==> inputs of run a <==
## axi_dma_controller
module axi_dma_controller #(
    parameter int ADDR_WD = 32,
    parameter int DATA_WD = 32,
    parameter int CHANNEL_COUNT = 8,  
    parameter int MAX_BURST_LEN = 16,  
    localparam int STRB_WD = DATA_WD / 8
) (
    input wire                    clk,
    input wire                    rst,
    input wire                    cmd_valid,
    input wire [ADDR_WD-1:0]      cmd_src_addr,
    input wire [ADDR_WD-1:0]      cmd_dst_addr,
    input wire [1:0]              cmd_burst,
    input wire [ADDR_WD-1:0]      cmd_len,
    input wire [2:0]              cmd_size,
    output wire                   cmd_ready,
    output wire                   M_AXI_ARVALID,
    output wire [ADDR_WD-1:0]     M_AXI_ARADDR,
    output wire [7:0]             M_AXI_ARLEN,
    output wire [2:0]             M_AXI_ARSIZE,
    output wire [1:0]             M_AXI_ARBURST,
    input wire                    M_AXI_ARREADY,
    input wire                    M_AXI_RVALID,
    input wire [DATA_WD-1:0]      M_AXI_RDATA,
    input wire [1:0]              M_AXI_RRESP,
    input wire                    M_AXI_RLAST,
    output wire                   M_AXI_RREADY,
    output wire                   M_AXI_AWVALID,
    output wire [ADDR_WD-1:0]     M_AXI_AWADDR,
    output wire [7:0]             M_AXI_AWLEN,
    output wire [2:0]             M_AXI_AWSIZE,
    output wire [1:0]             M_AXI_AWBURST,
    input wire                    M_AXI_AWREADY,
    output wire                   M_AXI_WVALID,
    output wire [DATA_WD-1:0]     M_AXI_WDATA,
    output wire [STRB_WD-1:0]     M_AXI_WSTRB,
    output wire                   M_AXI_WLAST,
    input wire                    M_AXI_WREADY,
    input wire                    M_AXI_BVALID,
    input wire [1:0]              M_AXI_BRESP,
    output wire                   M_AXI_BREADY
);
clock: 12.0 ns
lec_check: 0
abc_area: 1
cap_margin: 35
core_margin: 4
core_utilization: 31
cts_cluster_diameter: 227
gpl_routability_driven: 0
gpl_timing_driven: 1
place_density_lb_addon: 0.04
slew_margin: 20
run.sh (not shown) runs the stock make flow with config.mk's settings and CLKGATE_MAP_FILE=.
==> run b (differences from run a) <==
Settings changed: ABC_AREA 1 to unset, CAP_MARGIN 35 to 5, CORE_MARGIN 4 to 6, CORE_UTILIZATION 31 to 28, CTS_CLUSTER_DIAMETER 227 to 236, GPL_ROUTABILITY_DRIVEN 0 to unset, GPL_TIMING_DRIVEN 1 to unset, PLACE_DENSITY_LB_ADDON 0.04 to 0.24.
==> run c (differences from run a) <==
Settings changed: CAP_MARGIN 35 to 20, CORE_MARGIN 4 to 2, CORE_UTILIZATION 31 to 72, CTS_CLUSTER_DIAMETER 227 to unset, GPL_ROUTABILITY_DRIVEN 0 to unset, GPL_TIMING_DRIVEN 1 to unset, PLACE_DENSITY_LB_ADDON 0.04 to unset.
==> flow/constraint.sdc (replaced) <==
create_clock -name core_clock -period 5.2 [get_ports {clk}]
set_input_delay 1.0400 -clock core_clock [delete_from_list [all_inputs] [get_ports {clk}]]
set_output_delay 1.0400 -clock core_clock [all_outputs]
set_load 0.01 [all_outputs]
==> results <==
| quantity | run b | run a | run c |
|---|---|---|---|
| Data required time of the worst path | 9.60 ns | 9.60 ns | - |
| Launch point of the worst path | i_rd.i_req_gen.rd_req_addr_reg[0] | i_rd.i_req_gen.rd_req_size_reg[2] | - |
| Max-capacitance violation count | 0 | 0 | - |
| Syn avg cell area | 14.7 um2 | 9.97 um2 | 9.97 um2 |
| Max Clock Skew | 0.129 ns | 0.0737 ns | - |
| R2r setup slk | 0.73 ns | 1.19 ns | - |
| # clk buffers | 285 | 322 | - |
| Overall power of the completed layout | 34.1 mW | 35.5 mW | - |
| Length of the first detailed-routing pass in iterations | 10 | 6 | - |
| Mux cell area share after synthesis | 0.138 | 0.000212 | 0.000212 |
| Overall die area | 0.347 mm2 | 0.314 mm2 | 0.134 mm2 |
| Leakage power | 39.3 nW | 44.8 nW | - |
| Proportion of total power due to net switching | 0.394 | 0.462 | - |
| Clock network fraction of design power | 0.203 | 0.204 | - |
| Arrival time at the worst endpoint | 9.14 ns | 8.91 ns | - |
| Outcome | finished clean | finished clean | did not finish |
| Failing step | - | - | 5_1_grt |
| Transition at the pin with the smallest max-transition slack | 1.12 ns | 0.925 ns | - |
| Fin area | 0.111 mm2 | 0.111 mm2 | - |
| Non-clock inverter count in the final layout | 223 | 1211 | - |
| Library cell with the highest instance count after synthesis | edfxtp_1 | nand2_1 | nand2_1 |
Power and IR drop assume default switching activity.
